// mul_op
module mul_op #(parameter INPUTS = 2,
		parameter OUTPUTS = 1,
		parameter DATA_IN_SIZE = 32,
		parameter DATA_OUT_SIZE = 32)
		(
		input clk,
		input rst,
		input [INPUTS * (DATA_IN_SIZE)- 1 : 0]data_in_bus,
		input [INPUTS - 1 : 0]valid_in_bus,
		output [INPUTS - 1 : 0] ready_in_bus,
		output [OUTPUTS * (DATA_OUT_SIZE) - 1 : 0]data_out_bus,
		output [OUTPUTS - 1 : 0]valid_out_bus,
		input 	[OUTPUTS - 1 : 0] ready_out_bus
);
	localparam LATENCY = 4;
	wire [2 * DATA_OUT_SIZE - 1 : 0] temp_result;
	wire join_valid;
	wire buff_valid, oehb_valid, oehb_ready;
	wire oehb_dataOut, oehb_datain;
	joinC #(.N(INPUTS)) add_fork(.valid_in(valid_in_bus), .ready_in(ready_in_bus), .valid_out(join_valid), .ready_out(oehb_ready));
	mul_4_stage multiply_unit (.clk(clk), .ce(oehb_ready), .a(data_in_bus[0 * DATA_IN_SIZE +: DATA_IN_SIZE]), .b(data_in_bus[1 * DATA_IN_SIZE +: DATA_IN_SIZE]), .p(data_out_bus[0 * DATA_OUT_SIZE +: DATA_OUT_SIZE]));
	delay_buffer #(.SIZE(LATENCY - 1))delay_buff(.clk(clk), .rst(rst), .valid_in(join_valid), .ready_in(oehb_ready), .valid_out(buff_valid));
	OEHB #(.INPUTS(1), .OUTPUTS(1), .DATA_IN_SIZE(1), .DATA_OUT_SIZE(1)) oehb_buffer (.clk(clk), .rst(rst),
  ...
For scale: about 1900 cells after synthesis, roughly 160 flip-flops, roughly 100 I/O pins, ~21000 um2 of cells after synthesis.
Settings: LEC_CHECK=0, CAP_MARGIN=35, CELL_PAD_IN_SITES_GLOBAL_PLACEMENT=1, CORE_MARGIN=2, CORE_UTILIZATION=40, CTS_CLUSTER_DIAMETER=307, CTS_CLUSTER_SIZE=98, PLACE_DENSITY_LB_ADDON=0.25, SLEW_MARGIN=20, TNS_END_PERCENT=30; clock period 8.0 ns.
run.sh (not shown) runs the stock make flow with config.mk's settings and CLKGATE_MAP_FILE=.
The first run produced a clean layout.
Change:
--- a/flow/config.mk
+++ b/flow/config.mk
@@ -9 +8,0 @@
-export CELL_PAD_IN_SITES_GLOBAL_PLACEMENT = 1
@@ -11 +10 @@
-export CORE_UTILIZATION = 40
+export CORE_UTILIZATION = 71
@@ -13 +12 @@
-export CTS_CLUSTER_SIZE = 98
+export CTS_CLUSTER_SIZE = 100
@@ -16 +15 @@
-export TNS_END_PERCENT = 30
+export TNS_END_PERCENT = 15
What happened: The new run completed without violations. Global-route usage is higher by 13 points. Fmax is lower slightly. Wire length is lower by a few percent. Synthesized area does not change. Count of clock-buffer cells in the layout is higher by 1.
Change:
==> flow/config.mk (replaced) <==
export PLATFORM = sky130hd
export DESIGN_NAME = mul_op
export DESIGN_NICKNAME = mul_op
export VERILOG_FILES = /design/flow/design.v
export SDC_FILE = /design/flow/constraint.sdc
export NUM_CORES = 4
export LEC_CHECK = 0
export CAP_MARGIN = 25
export CORE_MARGIN = 6
export CORE_UTILIZATION = 40
export MIN_ROUTING_LAYER = met2
export SLEW_MARGIN = 20
export TNS_END_PERCENT = 50
Die size climbs by well over a third.
Routed wire length rises by roughly a tenth.
Count of clock-buffer cells in the layout stays the same.
Area after synthesis does not change.
Change:
--- a/flow/config.mk
+++ b/flow/config.mk
@@ -7,0 +8 @@
+export ABC_AREA = 1
@@ -8,0 +10,2 @@
+export CELL_PAD_IN_SITES_DETAIL_PLACEMENT = 2
+export CORE_ASPECT_RATIO = 0.52
@@ -10,2 +13,3 @@
-export CORE_UTILIZATION = 40
-export MIN_ROUTING_LAYER = met2
+export CORE_UTILIZATION = 54
+export HOLD_SLACK_MARGIN = 0.25
+export MIN_ROUTING_LAYER = met1
@@ -13 +17 @@
-export TNS_END_PERCENT = 50
+export TNS_END_PERCENT = 100
With this change the flow died in detailed placement (3_5_place_dp), error DPL-0033.
Die area decreases by 20%.
Synthesized area increases by 5.4%.
Synthesized cell count increases by 34%.
Change:
==> flow/config.mk (replaced) <==
export PLATFORM = sky130hd
export DESIGN_NAME = mul_op
export DESIGN_NICKNAME = mul_op
export VERILOG_FILES = /design/flow/design.v
export SDC_FILE = /design/flow/constraint.sdc
export NUM_CORES = 4
export LEC_CHECK = 0
export CAP_MARGIN = 35
export CORE_ASPECT_RATIO = 0.5
export CORE_MARGIN = 10
export CORE_UTILIZATION = 40
export CTS_CLUSTER_DIAMETER = 307
export CTS_CLUSTER_SIZE = 98
export PLACE_DENSITY_LB_ADDON = 0.25
export SLEW_MARGIN = 20
Outcome: The changed run completed without violations. Die area rose by a quarter to a third. Area after synthesis fell by a few percent. Synthesized cell count fell by a quarter to a third.

---

Starting RTL as in the previous note.
clock: 3.52 ns
lec_check: 0
abc_area: 0
cap_margin: 20
core_margin: 2
core_utilization: 72
cts_cluster_diameter: 227
cts_cluster_size: 100
setup_slack_margin: -0.35
slew_margin: 20
The first run ran to the end with violations: setup timing.
Change:
- ABC_AREA: 0 -> unset
- CORE_UTILIZATION: 72 -> 70
- CTS_CLUSTER_DIAMETER: 227 -> unset
- CTS_CLUSTER_SIZE: 100 -> unset
- SETUP_SLACK_MARGIN: -0.35 -> unset
- clock period: 3.52 -> 6.49 ns (I/O delays scaled with it)
The changed run produced a layout that fails on setup timing.
Area after synthesis does not change.
Routed wire length falls by about 27%.
Maximum frequency rises by 12%.
Worst setup slack improved by 3.8 ns.
Change:
- SETUP_SLACK_MARGIN: unset -> 0.13
- clock period: 6.49 -> 7.14 ns (I/O delays scaled with it)
What happened: This time the run went through all stages and came out clean. Critical path depth came out higher by 3. Via count came out lower slightly. Die area does not change. Design area came out lower by a few percent. Non-clock buffer count came out lower by 49. Global-route usage came out lower by 0.28 points.
Change:
- CORE_UTILIZATION: 70 -> 66
- SETUP_SLACK_MARGIN: 0.13 -> unset
- clock period: 7.14 -> 6.53 ns (I/O delays scaled with it)
Result:
- With this change the flow finished but failed the layout checks on setup timing
- cell count climbs by 3.1%
- worst setup slack is worse by 0.46 ns
- core utilization drops by 1.9 points
- routed wire length drops by 3.1%
- sequential cell count does not change
Change:
- CORE_UTILIZATION: 66 -> 40
- clock period: 6.53 -> 7.52 ns (I/O delays scaled with it)
Effect:
- The new run completed without violations
- worst hold slack degrades by 0.0078 ns
- wire length decreases by a few percent
- worst setup slack gains 0.65 ns
- sequential share of layout area increases by 1.6 points
- die size increases by well over a third
Change:
- CORE_MARGIN: 2 -> 4
- HOLD_SLACK_MARGIN: unset -> -0.08
- clock period: 7.52 -> 8.0 ns (I/O delays scaled with it)
Utilization is lower by 0.33 points.
First-iteration DRC count came out higher slightly.
Non-clock buffer count went down by 26.

---

Starting RTL as in the previous note.
==> flow/config.mk <==
export PLATFORM = sky130hd
export DESIGN_NAME = mul_op
export DESIGN_NICKNAME = mul_op
export VERILOG_FILES = /design/flow/design.v
export SDC_FILE = /design/flow/constraint.sdc
export NUM_CORES = 4
export LEC_CHECK = 0
export ABC_AREA = 1
export CAP_MARGIN = 20
export CORE_MARGIN = 2
export CORE_UTILIZATION = 72
export CTS_CLUSTER_DIAMETER = 227
export CTS_CLUSTER_SIZE = 10
export SETUP_SLACK_MARGIN = 0.65
export SLEW_MARGIN = 20
==> flow/constraint.sdc <==
create_clock -name core_clock -period 3.52 [get_ports {clk}]
set_input_delay 0.7040 -clock core_clock [delete_from_list [all_inputs] [get_ports {clk}]]
set_output_delay 0.7040 -clock core_clock [all_outputs]
set_load 0.01 [all_outputs]
The baseline completed, yet does not pass: negative setup slack.
Next try:
ABC_AREA = default   (was 1)
CAP_MARGIN = 5   (was 20)
CTS_CLUSTER_DIAMETER = default   (was 227)
CTS_CLUSTER_SIZE = default   (was 10)
SETUP_SLACK_MARGIN = default   (was 0.65)
clock period = 6.23 ns   (was 3.52 ns; I/O delays follow)
The changed run ran to the end with violations: negative setup slack.
Final area fell by about 10%.
Sequential cell count stays the same.
Routed wire length fell by about 40%.
Global-route usage fell by 8.5 points.
Core utilization fell by 5.7 points.
Next try:
CAP_MARGIN = 20   (was 5)
CORE_UTILIZATION = 40   (was 72)
clock period = 4.99 ns   (was 6.23 ns; I/O delays follow)
Result:
- The changed run produced a layout that fails on negative setup slack
- die area rises by about 80%
- routed wire length decreases by 9.5%
- synthesized area stays the same
- via count went down by 8.1%
- worst hold slack hardly moves
- final area goes up by about 3.4%
- utilization goes down by 37 points
- flip-flop count is unchanged
- count of clock-buffer cells in the layout is unchanged
Next try:
CORE_UTILIZATION = 72   (was 40)
PLACE_DENSITY = 0.92   (was default)
SETUP_SLACK_MARGIN = -0.17   (was default)
clock period = 6.49 ns   (was 4.99 ns; I/O delays follow)
Effect:
- The changed run ran to the end with violations: negative setup slack
- setup slack gains 1100 ps
- area after synthesis is unchanged
- hold slack loses 9.6 ps
Next try:
CTS_CLUSTER_DIAMETER = 227   (was default)
PLACE_DENSITY = default   (was 0.92)
SETUP_SLACK_MARGIN = default   (was -0.17)
clock period = 3.52 ns   (was 6.49 ns; I/O delays follow)
Outcome:
- The new run completed and failed the layout checks on negative setup slack
- clock-buffer cell count does not change
- sequential cell count is unchanged
- area after synthesis does not change
- wire length grows by roughly a tenth
- via count grows by a few percent
- utilization grows by 3.1 points
- fmax grows slightly
Next try:
CORE_UTILIZATION = 40   (was 72)
CTS_CLUSTER_DIAMETER = default   (was 227)
clock period = 8.0 ns   (was 3.52 ns; I/O delays follow)
What happened: The new run went through all stages and came out clean; clock skew is lower by 12 ps; global-route usage is lower by 23 points; clock-buffer cell count stays the same.

---

indigo:
mul_op again, from the RTL that the note above started with.
Design mul_op, start of the top module:
module mul_op #(parameter INPUTS = 2,
		parameter OUTPUTS = 1,
		parameter DATA_IN_SIZE = 32,
		parameter DATA_OUT_SIZE = 32)
		(
		input clk,
		input rst,
		input [INPUTS * (DATA_IN_SIZE)- 1 : 0]data_in_bus,
		input [INPUTS - 1 : 0]valid_in_bus,
		output [INPUTS - 1 : 0] ready_in_bus,
		output [OUTPUTS * (DATA_OUT_SIZE) - 1 : 0]data_out_bus,
		output [OUTPUTS - 1 : 0]valid_out_bus,
		input 	[OUTPUTS - 1 : 0] ready_out_bus
);
==> flow/config.mk <==
export PLATFORM = sky130hd
export DESIGN_NAME = mul_op
export DESIGN_NICKNAME = mul_op
export VERILOG_FILES = /design/flow/design.v
export SDC_FILE = /design/flow/constraint.sdc
export NUM_CORES = 4
export LEC_CHECK = 0
export CAP_MARGIN = 20
export CELL_PAD_IN_SITES_GLOBAL_PLACEMENT = 1
export CORE_ASPECT_RATIO = 0.5
export CORE_MARGIN = 7
export CORE_UTILIZATION = 61
export CTS_CLUSTER_DIAMETER = 240
export CTS_CLUSTER_SIZE = 99
export MIN_ROUTING_LAYER = met1
export PLACE_DENSITY = 0.43
export SETUP_SLACK_MARGIN = 2.64
export SLEW_MARGIN = 20
export TNS_END_PERCENT = 30
==> flow/constraint.sdc <==
create_clock -name core_clock -period 12.9 [get_ports {clk}]
set_input_delay 2.5800 -clock core_clock [delete_from_list [all_inputs] [get_ports {clk}]]
set_output_delay 2.5800 -clock core_clock [all_outputs]
set_load 0.01 [all_outputs]
Input changes introduced in yarrow (baseline for comparison: indigo):
# indigo
export LEC_CHECK = 0
export CAP_MARGIN = 20
export CELL_PAD_IN_SITES_GLOBAL_PLACEMENT = 1
export CORE_ASPECT_RATIO = 0.5
export CORE_MARGIN = 7
export CORE_UTILIZATION = 61
export CTS_CLUSTER_DIAMETER = 240
export CTS_CLUSTER_SIZE = 99
export MIN_ROUTING_LAYER = met1
export PLACE_DENSITY = 0.43
export SETUP_SLACK_MARGIN = 2.64
export SLEW_MARGIN = 20
export TNS_END_PERCENT = 30
create_clock -name core_clock -period 12.9 [get_ports {clk}]
# yarrow
export LEC_CHECK = 0
export CAP_MARGIN = 20
export CELL_PAD_IN_SITES_GLOBAL_PLACEMENT = 0
export CORE_ASPECT_RATIO = 1.45
export CORE_MARGIN = 7
export CORE_UTILIZATION = 72
export CTS_CLUSTER_DIAMETER = 240
export CTS_CLUSTER_SIZE = 99
export MIN_ROUTING_LAYER = met1
export PLACE_DENSITY = 0.43
export SETUP_SLACK_MARGIN = -1.28
export SLEW_MARGIN = 20
export TNS_END_PERCENT = 30
create_clock -name core_clock -period 12.9 [get_ports {clk}]
Notes after the runs:
In yarrow, the starting utilization of the core area came out 11 points above the value in indigo. The cell depth of the worst flop-to-flop path number comes out higher for yarrow vs indigo. [compare] base=indigo new=yarrow: final critical-path setup slack up 190 ps; worst stage delay on the critical path down 240 ps. Maximum count of clock buffers along a single path: indigo vs yarrow identical. There was hardly any difference in sequential share of layout area between indigo and yarrow.

---

## run A
The RTL this note starts from:
==> flow/design.v <==
module joinC #(parameter N = 5)(
	input [N - 1 : 0] valid_in,
	output reg  [N - 1 : 0] ready_in,
	output valid_out,
	input ready_out
);
	assign valid_out = &valid_in; 
	reg[N - 1 : 0] singleValid;
	integer i, j;
	always @(*)begin
		for(i = 0; i < N; i = i + 1)begin
			singleValid[i] = 1;
			for(j = 0; j < N; j = j + 1)
				if(i != j)
					singleValid[i] = singleValid[i] & valid_in[j];
		end
		for(i = 0; i < N; i = i + 1)begin
			ready_in[i] = singleValid[i] & ready_out;
		end
	end
endmodule
module OEHB #(parameter INPUTS = 1,
		parameter OUTPUTS = 1,
		parameter DATA_IN_SIZE = 32,
		parameter DATA_OUT_SIZE = 32)
	(
		input clk,
		input rst,
		input [INPUTS * (DATA_IN_SIZE)- 1 : 0]data_in_bus,
		input [INPUTS - 1 : 0]valid_in_bus,
		output [INPUTS - 1 : 0] ready_in_bus,
		output [OUTPUTS * (DATA_OUT_SIZE) - 1 : 0]data_out_bus,
		output reg [OUTPUTS - 1 : 0]valid_out_bus,
		input 	[OUTPUTS - 1 : 0] ready_out_bus
);
	wire reg_en;
	reg [DATA_IN_SIZE - 1 : 0] data_reg;
	always@(posedge clk, posedge rst)
		if(rst)
			valid_out_bus[0] <= 0;
		else
			valid_out_bus[0] <= valid_in_bus[0] | ~ready_in_bus[0];
	always@(posedge clk, posedge rst)
		if(rst)
			data_reg <= 0;
		else if(reg_en)
			data_reg <= data_in_bus[0 * DATA_IN_SIZE +: DATA_IN_SIZE];
	assign data_out_bus[0 * DATA_OUT_SIZE +: DATA_OUT_SIZE] = data_reg;
	assign ready_in_bus[0] = ~valid_out_bus[0] | ready_out_bus[0];
	assign reg_en = ready_in_bus[0] & valid_in_bus[0];
endmodule
module delay_buffer #(parameter SIZE = 32) (
	input clk, rst,
	input valid_in, ready_in,
	output valid_out
);
	reg [SIZE - 1 : 0] shift_reg;
	always @(posedge clk)begin
		if(ready_in | rst)
			shift_reg[0] <= valid_in;
	end
	always @(posedge clk)begin
		if(rst)
			shift_reg[SIZE - 1 : 1] <= 0;
		else if(ready_in)
			shift_reg[SIZE - 1 : 1] <= shift_reg[SIZE - 2 : 0];
	end
	assign valid_out = shift_reg[SIZE - 1];
endmodule
module mul_4_stage (
	input clk, ce,
	input[31 : 0] a,
	input [31 : 0] b,
	output [31 : 0] p
);
	reg [31 : 0] a_reg, b_reg, q0, q1, q2;
	wire [63 : 0] mul_wire;
	assign mul_wire = a_reg * b_reg;
	wire [31 : 0] mul;
	assign mul = mul_wire[31 : 0];
	always @(posedge clk)
		if(ce)begin
			a_reg <= a;
			b_reg <= b;
			q0 <= mul;
			q1 <= q0;
			q2 <= q1;
		end
	assign p = q2;
endmodule
module mul_op #(parameter INPUTS = 2,
		parameter OUTPUTS = 1,
		parameter DATA_IN_SIZE = 32,
		parameter DATA_OUT_SIZE = 32)
		(
		input clk,
		input rst,
		input [INPUTS * (DATA_IN_SIZE)- 1 : 0]data_in_bus,
		input [INPUTS - 1 : 0]valid_in_bus,
		output [INPUTS - 1 : 0] ready_in_bus,
		output [OUTPUTS * (DATA_OUT_SIZE) - 1 : 0]data_out_bus,
		output [OUTPUTS - 1 : 0]valid_out_bus,
		input 	[OUTPUTS - 1 : 0] ready_out_bus
);
	localparam LATENCY = 4;
	wire [2 * DATA_OUT_SIZE - 1 : 0] temp_result;
	wire join_valid;
	wire buff_valid, oehb_valid, oehb_ready;
	wire oehb_dataOut, oehb_datain;
	joinC #(.N(INPUTS)) add_fork(.valid_in(valid_in_bus), .ready_in(ready_in_bus), .valid_out(join_valid), .ready_out(oehb_ready));
	mul_4_stage multiply_unit (.clk(clk), .ce(oehb_ready), .a(data_in_bus[0 * DATA_IN_SIZE +: DATA_IN_SIZE]), .b(data_in_bus[1 * DATA_IN_SIZE +: DATA_IN_SIZE]), .p(data_out_bus[0 * DATA_OUT_SIZE +: DATA_OUT_SIZE]));
	delay_buffer #(.SIZE(LATENCY - 1))delay_buff(.clk(clk), .rst(rst), .valid_in(join_valid), .ready_in(oehb_ready), .valid_out(buff_valid));
	OEHB #(.INPUTS(1), .OUTPUTS(1), .DATA_IN_SIZE(1), .DATA_OUT_SIZE(1)) oehb_buffer (.clk(clk), .rst(rst),
										 .data_in_bus(1'b0), .valid_in_bus(buff_valid), .ready_in_bus(oehb_ready),
										 .data_out_bus(oehb_dataOut), .valid_out_bus(valid_out_bus[0]), .ready_out_bus(ready_out_bus[0]));
endmodule
Settings: LEC_CHECK=0, CAP_MARGIN=20, CELL_PAD_IN_SITES_GLOBAL_PLACEMENT=1, CORE_MARGIN=2, CORE_UTILIZATION=72, CTS_CLUSTER_DIAMETER=27, MAX_ROUTING_LAYER=met4, MIN_ROUTING_LAYER=met1, PLACE_DENSITY_LB_ADDON=0.19, SETUP_SLACK_MARGIN=-0.4, SLEW_MARGIN=20; clock period 6.06 ns.
[flow] run A | stages: complete | final checks: fail | reason: negative setup slack
Inputs modified between run A and run B:
- CORE_UTILIZATION changed from 72 to 10
- SETUP_SLACK_MARGIN removed (was -0.4)
- MAX_ROUTING_LAYER removed (was met4)
- PLACE_DENSITY_LB_ADDON removed (was 0.19)
- MIN_ROUTING_LAYER removed (was met1)
- CTS_CLUSTER_DIAMETER removed (was 27)
- CELL_PAD_IN_SITES_GLOBAL_PLACEMENT removed (was 1)
- the clock period (ns, I/O delays scaled along) changed from 6.06 to 8.92
--- outcome ---
Against run A, run B comes in 7.8% lower on count of nets after finishing.
Run B vs run A: register fraction of the total cell area down
Of run A and run B, run B shows the lower global-route track usage on met3, with run A above it.
Highest-delay cell along the critical path = sky130_fd_sc_hd__edfxtp_1: run B; highest-delay cell along the critical path = sky130_fd_sc_hd__fa_2: run A
Between run A and run B, the flow reports first-pass GRT wire length increasing slightly.
Taking run B as 1.0, run A lands at 2.1 on wire length on met3.
Per the comparison of run B with run A, count of inserted tapcells has increased, horizontal die size has increased.
Run B did not stop at any stage, and its layout met the timing, DRC and antenna checks.
### run B -> run C
- changing CORE_UTILIZATION from 10 to 40
- changing CAP_MARGIN from 20 to 40
- setting TNS_END_PERCENT to 50 for the first time
- changing the clock period (ns, I/O delays scaled along) from 8.92 to 8.0
- Maximum frequency (lower): run B
- Run C against run B; wire length is down by more than 10%.
- Global-route usage over all layers: higher on run C
- Going from run B to run C, met1 wire length dropped 8100 um; cell area after layout lower.
- Going from run B to run C, sum of met3 wire segment lengths after detailed routing went down about 9%, wire length of the first global-routing pass saw a decrease.
- Looking at final cell utilization of the core, run C sits 33 points higher than run B does.
Modified inputs, run D compared to run C
- setting CTS_CLUSTER_DIAMETER to 307 for the first time
- setting CTS_CLUSTER_SIZE to 46 for the first time
- setting PLACE_DENSITY_LB_ADDON to 0.25 for the first time
- changing CAP_MARGIN from 40 to 35
- removing TNS_END_PERCENT (formerly 50)
==> comparison <==
Run D finished every stage and its layout cleared the timing, DRC and antenna checks. Row global routing usage on met3: run D lower / run C higher. Buffering overhead, run C and run D: larger value in run C. Diff run D..run C | fraction of area in clock buffers and inverters | negligible. Between run C and run D, the flow reports non-clock buffer count decreasing by a few percent. Run D ended with more final clock period utilization by the worst path than run C. Looking at cell area after layout across both flows, run D is the stronger of the two, with run C trailing. Diff run C -> run D | final worst setup slack | decrease of 51 ps.
The inputs of run E differ from those of run D as listed below.
- clearing PLACE_DENSITY_LB_ADDON, which used to be 0.25
- putting MIN_ROUTING_LAYER at met1 where nothing was set
- swapping 35 for 25 in CAP_MARGIN
- putting HOLD_SLACK_MARGIN at 0.25 where nothing was set
- clearing CTS_CLUSTER_SIZE, which used to be 46
- swapping 2 for 6 in CORE_MARGIN
- clearing CTS_CLUSTER_DIAMETER, which used to be 307
- putting TNS_END_PERCENT at 50 where nothing was set
- swapping 40 for 66 in CORE_UTILIZATION
### Flow results
Run E completed; timing, DRC and antenna clean. Per the comparison of run E with run D, clock skew up 7.5 ps, global-route wire length before repair shrank by 1.7%, final setup violation count has remained practically unchanged. Going from run D to run E, critical path depth grew by a few percent. A endpoint of the most critical setup path of multiply_unit.q0[30]$_DFFE_PN_ is what run D shows, while multiply_unit.q0[29]$_DFFE_PN_ belongs to run E. When run E is measured against run D, its endpoint required time on the critical path turns out 70 ps higher. Run E: post-synthesis to final-layout area growth is 2.6 points lower than what run D reported. Re largest driver fanout on the critical path: run D was higher than run E.
